// calc_logic
module calc_logic(
   input clk,
   input rst,
   input [4:0] keycode,
   input newkey,
   output [15:0] Xdisplay,
   output LED_NEG_digit,
   output LED_OVW
   );
   localparam[4:0] KEY_CE = 5'b01100,
                   KEY_CA = 5'b00100,
                   KEY_MULTI = 5'b01001,
                   KEY_SUB = 5'b01010,
                   KEY_ADD = 5'b01011,
                   KEY_SQR = 5'b00001,
                   KEY_CH_SIGN = 5'b00010,
                   KEY_EQUALS = 5'b00011;
   reg signed [17:0] X, nextX, Y, nextY, ANS;
   reg [1:0] OP, nextOP;
   wire ADD = (OP == KEY_ADD [1:0]);
   wire SUB = (OP == KEY_SUB [1:0]);
   wire MULTI = (OP == KEY_MULTI [1:0]);        
   wire OP_T2 = (newkey && (keycode[4:2] == 3'b010) );
   wire CA = (newkey && (keycode == KEY_CA) );             
   wire CE = (newkey && (keycode == KEY_CE) );
   wire digit = (newkey && (keycode[4] == 1'b1) );
   wire EQUALS = (newkey && (keycode == KEY_EQUALS) );
   wire SQR = (newkey && (keycode == KEY_SQR) );
   wire CH_SIGN = (newkey && (keycode == KEY_CH_SIGN) );
   wire [6:0] CONTROL = {CE, CA, OP_T2, digit, EQUALS, SQR, CH_SIGN};  
   wire signed [17:0] ANS_ADD, ANS_MULTI, ANS_SUB, ANS_SQR, ANS_CH_SIGN;
   assign ANS_ADD = X+Y;
   assign ANS_SUB = Y-X;
   assign ANS_MULTI = X*Y;
   assign ANS_SQR = X*X;
  ...
Settings: LEC_CHECK=0, ABC_AREA=1, CAP_MARGIN=20, CELL_PAD_IN_SITES_DETAIL_PLACEMENT=0, CORE_ASPECT_RATIO=1.17, CORE_MARGIN=2, CORE_UTILIZATION=56, CTS_CLUSTER_DIAMETER=275, CTS_CLUSTER_SIZE=44, HOLD_SLACK_MARGIN=0.29, MIN_ROUTING_LAYER=met1, PLACE_DENSITY=0.66, SETUP_SLACK_MARGIN=0.43, SLEW_MARGIN=20, TNS_END_PERCENT=70; clock period 2.54 ns.
run.sh (not shown) runs the stock make flow with config.mk's settings and CLKGATE_MAP_FILE=.
The first run completed and failed the layout checks on setup timing.
==> next run, changes <==
==> flow/config.mk (replaced) <==
export PLATFORM = sky130hd
export DESIGN_NAME = calc_logic
export DESIGN_NICKNAME = calc_logic
export VERILOG_FILES = /design/flow/design.v
export SDC_FILE = /design/flow/constraint.sdc
export NUM_CORES = 4
export LEC_CHECK = 0
export CAP_MARGIN = 20
export CORE_MARGIN = 2
export CORE_UTILIZATION = 58
export SLEW_MARGIN = 20
==> flow/constraint.sdc (replaced) <==
create_clock -name core_clock -period 4.36 [get_ports {clk}]
set_input_delay 0.8720 -clock core_clock [delete_from_list [all_inputs] [get_ports {clk}]]
set_output_delay 0.8720 -clock core_clock [all_outputs]
set_load 0.01 [all_outputs]
The changed run finished but failed the layout checks on setup timing.
Die size went down by 11%.
Routed wire length went down by 25%.
Total power went down by 59%.
Sequential share of layout area went up by 0.83 points.
Design area went down by 14%.
Flip-flop count stays the same.
Non-clock buffer count went down by 119.
Via count went down by 24%.
Register-to-register slack improved by 1.6 ns.
==> next run, changes <==
--- a/flow/config.mk
+++ b/flow/config.mk
@@ -8,4 +8,5 @@
 export CAP_MARGIN = 20
+export CORE_ASPECT_RATIO = 0.55
 export CORE_MARGIN = 2
-export CORE_UTILIZATION = 58
+export CORE_UTILIZATION = 72
 export SLEW_MARGIN = 20
==> flow/constraint.sdc (replaced) <==
create_clock -name core_clock -period 8.0 [get_ports {clk}]
set_input_delay 1.6000 -clock core_clock [delete_from_list [all_inputs] [get_ports {clk}]]
set_output_delay 1.6000 -clock core_clock [all_outputs]
set_load 0.01 [all_outputs]
Effect: The changed run finished clean; maximum frequency decreases by roughly a tenth; worst hold slack gains 0.0055 ns; clock power decreases by well over a third; worst setup slack gains 2.9 ns; final area decreases by about a fifth; utilization increases by 3.1 points; via count decreases by a little under a tenth; clock-buffer cell count decreases by 2.
==> next run, changes <==
--- a/flow/config.mk
+++ b/flow/config.mk
@@ -7,6 +7,12 @@
 export LEC_CHECK = 0
-export CAP_MARGIN = 20
+export ABC_AREA = 1
+export CAP_MARGIN = 5
+export CELL_PAD_IN_SITES_GLOBAL_PLACEMENT = 1
 export CORE_ASPECT_RATIO = 0.55
-export CORE_MARGIN = 2
-export CORE_UTILIZATION = 72
+export CORE_MARGIN = 4
+export CORE_UTILIZATION = 28
+export CTS_CLUSTER_DIAMETER = 264
+export GPL_ROUTABILITY_DRIVEN = 0
+export HOLD_SLACK_MARGIN = -0.04
 export SLEW_MARGIN = 20
+export TNS_END_PERCENT = 55
Clock skew drops by 0.0031 ns.
Final cell count climbs by 59%.
Routed wire length climbs by 48%.
Utilization drops by 47 points.
Die size climbs to 2.8 times its value.
Register-to-register slack gets worse by 0.12 ns.
Clock power drops by about 6%.
Cell area climbs by 13%.
Worst setup slack gets worse by 0.12 ns.
Fmax drops by 1.8%.

========
== P ==
The RTL this note starts from:
==> flow/design.v <==
 `timescale 1ns / 1ps
module calc_logic(
   input clk,
   input rst,
   input [4:0] keycode,
   input newkey,
   output [15:0] Xdisplay,
   output LED_NEG_digit,
   output LED_OVW
   );
   localparam[4:0] KEY_CE = 5'b01100,
                   KEY_CA = 5'b00100,
                   KEY_MULTI = 5'b01001,
                   KEY_SUB = 5'b01010,
                   KEY_ADD = 5'b01011,
                   KEY_SQR = 5'b00001,
                   KEY_CH_SIGN = 5'b00010,
                   KEY_EQUALS = 5'b00011;
   reg signed [17:0] X, nextX, Y, nextY, ANS;
   reg [1:0] OP, nextOP;
   wire ADD = (OP == KEY_ADD [1:0]);
   wire SUB = (OP == KEY_SUB [1:0]);
   wire MULTI = (OP == KEY_MULTI [1:0]);        
   wire OP_T2 = (newkey && (keycode[4:2] == 3'b010) );
   wire CA = (newkey && (keycode == KEY_CA) );             
   wire CE = (newkey && (keycode == KEY_CE) );
   wire digit = (newkey && (keycode[4] == 1'b1) );
   wire EQUALS = (newkey && (keycode == KEY_EQUALS) );
   wire SQR = (newkey && (keycode == KEY_SQR) );
   wire CH_SIGN = (newkey && (keycode == KEY_CH_SIGN) );
   wire [6:0] CONTROL = {CE, CA, OP_T2, digit, EQUALS, SQR, CH_SIGN};  
   wire signed [17:0] ANS_ADD, ANS_MULTI, ANS_SUB, ANS_SQR, ANS_CH_SIGN;
   assign ANS_ADD = X+Y;
   assign ANS_SUB = Y-X;
   assign ANS_MULTI = X*Y;
   assign ANS_SQR = X*X;
   assign ANS_CH_SIGN = X*-1;  
   assign LED_OVW = X[16]; 
   assign Xdisplay = X[15:0];
   assign LED_NEG_digit = X[17];  
   always @ (ADD, MULTI, SUB, ANS_ADD, ANS_MULTI, ANS_SUB, X)
       case({ADD, SUB, MULTI})
           3'b100: ANS = ANS_ADD;
           3'b010: ANS = ANS_SUB;
           3'b001: ANS = ANS_MULTI;
           default: ANS = X;
       endcase   
   always @ (CONTROL, X, keycode, ANS, ANS_SQR, ANS_CH_SIGN)
       casez(CONTROL)
           7'b1000000: nextX = 18'b0;
           7'b?1?????: nextX = 18'b0;
           7'b0010000: nextX = 18'b0;
           7'b0001000: nextX = {X[12:0], keycode[3:0]};  
           7'b0000100: nextX = ANS;
           7'b0000010: nextX = ANS_SQR;
           7'b0000001: nextX = ANS_CH_SIGN;
           default: nextX = X;
       endcase
   always @ (posedge clk or posedge rst)
   begin
       if(rst) X <= 18'b0;
       else X <= nextX;
   end
   always @ (OP_T2, CA, Y, X)
       case({OP_T2, CA})
           2'b00: nextY = Y;
           2'b10: nextY = X;
           default: nextY = 18'b0;
       endcase
   always @ (posedge clk or posedge rst)
     begin
         if(rst) Y <= 18'b0;
         else Y <= nextY;
     end
   always @ (OP_T2, CA, keycode, OP)
       case({OP_T2, CA})
           2'b00: nextOP = OP;
           2'b10: nextOP = keycode[1:0];
           default: nextOP = 2'b0;
       endcase
   always @ (posedge clk or posedge rst)
     begin
         if(rst) OP <= 2'b0;
         else OP <= nextOP;
     end
   endmodule
==> flow/config.mk <==
export PLATFORM = sky130hd
export DESIGN_NAME = calc_logic
export DESIGN_NICKNAME = calc_logic
export VERILOG_FILES = /design/flow/design.v
export SDC_FILE = /design/flow/constraint.sdc
export NUM_CORES = 4
export LEC_CHECK = 0
export ABC_AREA = 1
export CAP_MARGIN = 0
export CELL_PAD_IN_SITES_DETAIL_PLACEMENT = 0
export CELL_PAD_IN_SITES_GLOBAL_PLACEMENT = 0
export CORE_ASPECT_RATIO = 1.61
export CORE_MARGIN = 2
export CORE_UTILIZATION = 53
export CTS_CLUSTER_SIZE = 24
export GPL_ROUTABILITY_DRIVEN = 0
export MIN_ROUTING_LAYER = met1
export PLACE_DENSITY = 0.66
export SLEW_MARGIN = 30
export TNS_END_PERCENT = 70
==> flow/constraint.sdc <==
create_clock -name core_clock -period 5.98 [get_ports {clk}]
set_input_delay 1.1960 -clock core_clock [delete_from_list [all_inputs] [get_ports {clk}]]
set_output_delay 1.1960 -clock core_clock [all_outputs]
set_load 0.01 [all_outputs]
Every stage of the flow completed for P, and the final layout passed the timing, DRC and antenna checks.
Input-level comparison between Q and P:
- CORE_UTILIZATION now 56, was 53
- CTS_CLUSTER_DIAMETER now 198, previously not set
- CORE_ASPECT_RATIO now 0.68, was 1.61
- GPL_ROUTABILITY_DRIVEN no longer set, was 0
- SLEW_MARGIN now 20, was 30
- CTS_CLUSTER_SIZE now 99, was 24
- SETUP_SLACK_MARGIN now 1.74, previously not set
- CELL_PAD_IN_SITES_GLOBAL_PLACEMENT no longer set, was 0
- CAP_MARGIN now 20, was 0
- TNS_END_PERCENT now 10, was 70
==> results <==
Compare Q and P | switching power share of the total lower: P
Utilization after layout ends up higher on Q.
Diff P -> Q: global-route track usage on met1 went up 17 points, total wire length went up about 5.6%, via count went up 187.
diff inputs: Q => R
- CTS_CLUSTER_SIZE: 99 -> unset
- CORE_ASPECT_RATIO: 0.68 -> unset
- SETUP_SLACK_MARGIN: 1.74 -> unset
- CELL_PAD_IN_SITES_DETAIL_PLACEMENT: 0 -> unset
- MIN_ROUTING_LAYER: met1 -> unset
- CTS_CLUSTER_DIAMETER: 198 -> unset
- TNS_END_PERCENT: 10 -> unset
- CORE_UTILIZATION: 56 -> 72
- PLACE_DENSITY: 0.66 -> unset
- the clock period (ns, I/O delays scaled along): 5.98 -> 6.43
--- outcome ---
Looking at multi-input combinational cell area, R sits 330 um^2 below Q.
Summary — relative contribution of sequential cells to total power, R relative to Q: higher, by 1.6 points.
Number of non-clock buffers (R vs. Q) decreases by more than half
When the final numbers for Q and R were put side by side, the wire length on met1 turned out to be smaller in R.
Diff R..Q | synthesized area | unchanged
diff inputs: R => S
- a deleted ABC_AREA that had been 1
- a change of CORE_UTILIZATION from 72 to 40
- a change of the clock period (ns, I/O delays scaled along) from 6.43 to 6.6
### Flow results
- Changes observed in S relative to R: number of detailed-routing iterations run before antenna repair went down 2; part of the power in combinational logic went down 4.1 points; relative contribution of the clock network to total power went up 3.2 points; instance tally after logic synthesis went down 549.
- Summary — area fraction in mux cells, S relative to R: higher, by 0.47 points.
- First-iteration DRC count (R / S): 2.3
- S consumes less power than R does.

========
Starts from the design.v that is shown in full above.
Settings: LEC_CHECK=0, CAP_MARGIN=20, CORE_MARGIN=2, CORE_UTILIZATION=70, CTS_CLUSTER_SIZE=37, PLACE_DENSITY_LB_ADDON=0.0, SETUP_SLACK_MARGIN=1.37, SLEW_MARGIN=20; clock period 5.59 ns.
The first run ran to the end with violations: setup timing.
Rerun with:
CORE_UTILIZATION = 58   (was 70)
CTS_CLUSTER_SIZE = not set   (was 37)
PLACE_DENSITY_LB_ADDON = not set   (was 0.0)
SETUP_SLACK_MARGIN = not set   (was 1.37)
clock period = 6.6 ns   (was 5.59 ns; I/O delays follow)
This time the run went through all stages and came out clean.
Final area falls by 10%.
Power goes down by 22%.
Synthesized area is unchanged.
Fmax decreases by 7.3%.
Via count went down by 8.7%.
Combinational power falls by 29%.
Synthesized cell count stays the same.
Critical path depth does not change.
Rerun with:
CORE_UTILIZATION = 72   (was 58)
PLACE_DENSITY_LB_ADDON = 0.0   (was not set)
clock period = 5.59 ns   (was 6.6 ns; I/O delays follow)
The changed run finished but failed the layout checks on setup timing; sequential share of layout area drops by 0.51 points; die area falls by 19%; sequential power increases by 10%.

========
// calc_logic: RTL as listed in full above, without the edits since
Settings: LEC_CHECK=0, ABC_AREA=1, CAP_MARGIN=20, CORE_ASPECT_RATIO=1.47, CORE_MARGIN=2, CORE_UTILIZATION=72, CTS_CLUSTER_DIAMETER=364, CTS_CLUSTER_SIZE=95, PLACE_DENSITY=0.41, SETUP_SLACK_MARGIN=1.19, SLEW_MARGIN=20; clock period 5.79 ns.
The baseline ran to the end with violations: setup timing.
Next try:
Settings changed: ABC_AREA 1 to 0, CORE_ASPECT_RATIO 1.47 to default, SETUP_SLACK_MARGIN 1.19 to 1.56.
Result: The changed run finished with setup timing left; register-to-register slack improved by 0.49 ns; design area fell by 7.0%; area after synthesis went down by 8.3%; worst setup slack improved by 0.49 ns; worst hold slack gets worse by 0.071 ns; power shrinks by 18%; synthesized cell count drops by 27%; sequential cell count is unchanged; fmax is higher by 8.3%; routed wire length came out lower by 29%.
Next try:
Settings changed: ABC_AREA 0 to default, CORE_UTILIZATION 72 to 40, CTS_CLUSTER_DIAMETER 364 to default, CTS_CLUSTER_SIZE 95 to default, PLACE_DENSITY 0.41 to default, SETUP_SLACK_MARGIN 1.56 to default.
Clock period 5.79 ns to 8.0 ns, I/O delays scaled along.
Outcome: The new run produced a clean layout. Global-route usage goes down by 20 points. Count of clock-buffer cells in the layout does not change. Clock power drops by about 15%.
Next try:
Settings changed: ABC_AREA from default to 1, CELL_PAD_IN_SITES_GLOBAL_PLACEMENT from default to 1, CORE_ASPECT_RATIO from default to 0.55, CORE_MARGIN 2 to 4, CORE_UTILIZATION 40 to 28, CTS_CLUSTER_DIAMETER from default to 264, SETUP_SLACK_MARGIN from default to 2.19.
Routed wire length is higher by 52%.
Setup slack improves by 0.83 ns.
Cell area rises by 18%.
First-iteration DRC count increases by 58%.
Utilization came out lower by 11 points.
Sequential cell count stays the same.
Combinational power came out higher by 64%.
Area after synthesis goes up by about 9%.
Cell count rose by 47%.
Die size rises by 61%.
Power grows by about 33%.

========
Setup of run A:
// calc_logic: RTL as listed in full above, without the edits since
Settings: LEC_CHECK=0, ABC_AREA=1, CAP_MARGIN=20, CELL_PAD_IN_SITES_DETAIL_PLACEMENT=0, CORE_ASPECT_RATIO=0.86, CORE_MARGIN=2, CORE_UTILIZATION=61, CTS_CLUSTER_DIAMETER=312, CTS_CLUSTER_SIZE=20, MIN_ROUTING_LAYER=met1, PLACE_DENSITY=0.66, SETUP_SLACK_MARGIN=0.43, SLEW_MARGIN=20, TNS_END_PERCENT=70; clock period 3.92 ns.
Finished, but not clean: run A, with setup timing.
Edits applied to the flow inputs when going from run A to run B:
- ABC_AREA changed from 1 to 0
- CTS_CLUSTER_SIZE changed from 20 to 44
- CTS_CLUSTER_DIAMETER removed (was 312)
- CORE_ASPECT_RATIO changed from 0.86 to 1.17
- CORE_UTILIZATION changed from 61 to 56
- the clock period (ns, I/O delays scaled along) changed from 3.92 to 2.54
### Flow results
- Run B ran in full, but the layout does not pass; the checks complain about setup timing.
- Sort run B and run A by data required time at the worst endpoint desc -> top: run A
- Run B vs. run A: synthesized netlist cell count shrank by 27%; growth of design area from synthesis to finish grew by 6.8 points.

========
RTL: the design.v shown in full above, as it stands there.
Settings: LEC_CHECK=0, ABC_AREA=1, CAP_MARGIN=20, CELL_PAD_IN_SITES_DETAIL_PLACEMENT=0, CORE_ASPECT_RATIO=0.68, CORE_MARGIN=2, CORE_UTILIZATION=50, CTS_CLUSTER_SIZE=33, MIN_ROUTING_LAYER=met1, PLACE_DENSITY=0.66, SETUP_SLACK_MARGIN=0.71, SLEW_MARGIN=20, TNS_END_PERCENT=70; clock period 2.71 ns.
The baseline finished but fails on negative setup slack.
==> next run, changes <==
Settings changed: ABC_AREA 1 to 0, CORE_UTILIZATION 50 to 56, CTS_CLUSTER_DIAMETER set to 198, CTS_CLUSTER_SIZE 33 to 99, SETUP_SLACK_MARGIN 0.71 to 0.43, TNS_END_PERCENT 70 to 10.
Clock period 2.71 ns to 5.98 ns, I/O delays scaled along.
What happened: Now the flow finished with timing, DRC and antenna clean. Combinational power is lower by 77%. Register-to-register slack is better by 2900 ps. Worst hold slack loses 65 ps. Wire length decreases by 25%. Count of clock-buffer cells in the layout grows by 1. Sequential power went down by 55%. Area after synthesis fell by 8.3%. Global-route usage shrinks by 2.0 points. Worst setup slack improves by 2900 ps.
==> next run, changes <==
Settings changed: ABC_AREA 0 to 1, CORE_UTILIZATION 56 to 70.
Effect: Setup slack improves by 17 ps. Total power rises by 28%. Fmax is about the same. Global-route usage rises by 14 points. Routed wire length rises by 34%. First-iteration DRC count rises by 150%.
==> next run, changes <==
Settings changed: ABC_AREA 1 to 0, CORE_ASPECT_RATIO 0.68 to 1.21, CTS_CLUSTER_DIAMETER 198 to not set, CTS_CLUSTER_SIZE 99 to 33, SETUP_SLACK_MARGIN 0.43 to 0.89, TNS_END_PERCENT 10 to 70.
Non-clock buffer count went up by 11.
Utilization rose by 1.6 points.
Final area goes down by 6.1%.
Die size drops by 8.2%.
==> next run, changes <==
Settings changed: ABC_AREA 0 to 1, CORE_ASPECT_RATIO 1.21 to 1.74, CORE_UTILIZATION 70 to 56, CTS_CLUSTER_DIAMETER set to 198, CTS_CLUSTER_SIZE 33 to 99, SETUP_SLACK_MARGIN 0.89 to 0.43, TNS_END_PERCENT 70 to 10.
- setup slack improved by 230 ps
- die area rises by a quarter to a third
- clock power rises by a few percent
- non-clock buffer count falls by 7
- design area rises by a few percent
- synthesized area rises by roughly a tenth
- total power rises by about a fifth
- fmax rises by a few percent
- global-route usage falls by 1.8 points
==> next run, changes <==
Settings changed: CELL_PAD_IN_SITES_DETAIL_PLACEMENT 0 to not set, CORE_ASPECT_RATIO 1.74 to not set, CORE_UTILIZATION 56 to 64, CTS_CLUSTER_DIAMETER 198 to 216, MIN_ROUTING_LAYER met1 to not set, PLACE_DENSITY 0.66 to not set, PLACE_DENSITY_LB_ADDON set to 0.04, SETUP_SLACK_MARGIN 0.43 to not set.
Clock period 5.98 ns to 4.52 ns, I/O delays scaled along.
Effect:
- The new run completed and failed the layout checks on negative setup slack
- worst setup slack gets worse by 1400 ps
- fmax grows by 0.42%
- design area grows by 8.2%
- die area shrinks by about 12%
- register-to-register slack gets worse by 1400 ps
- via count grows by 6.9%
Power is estimated from default activity; no workload was simulated.
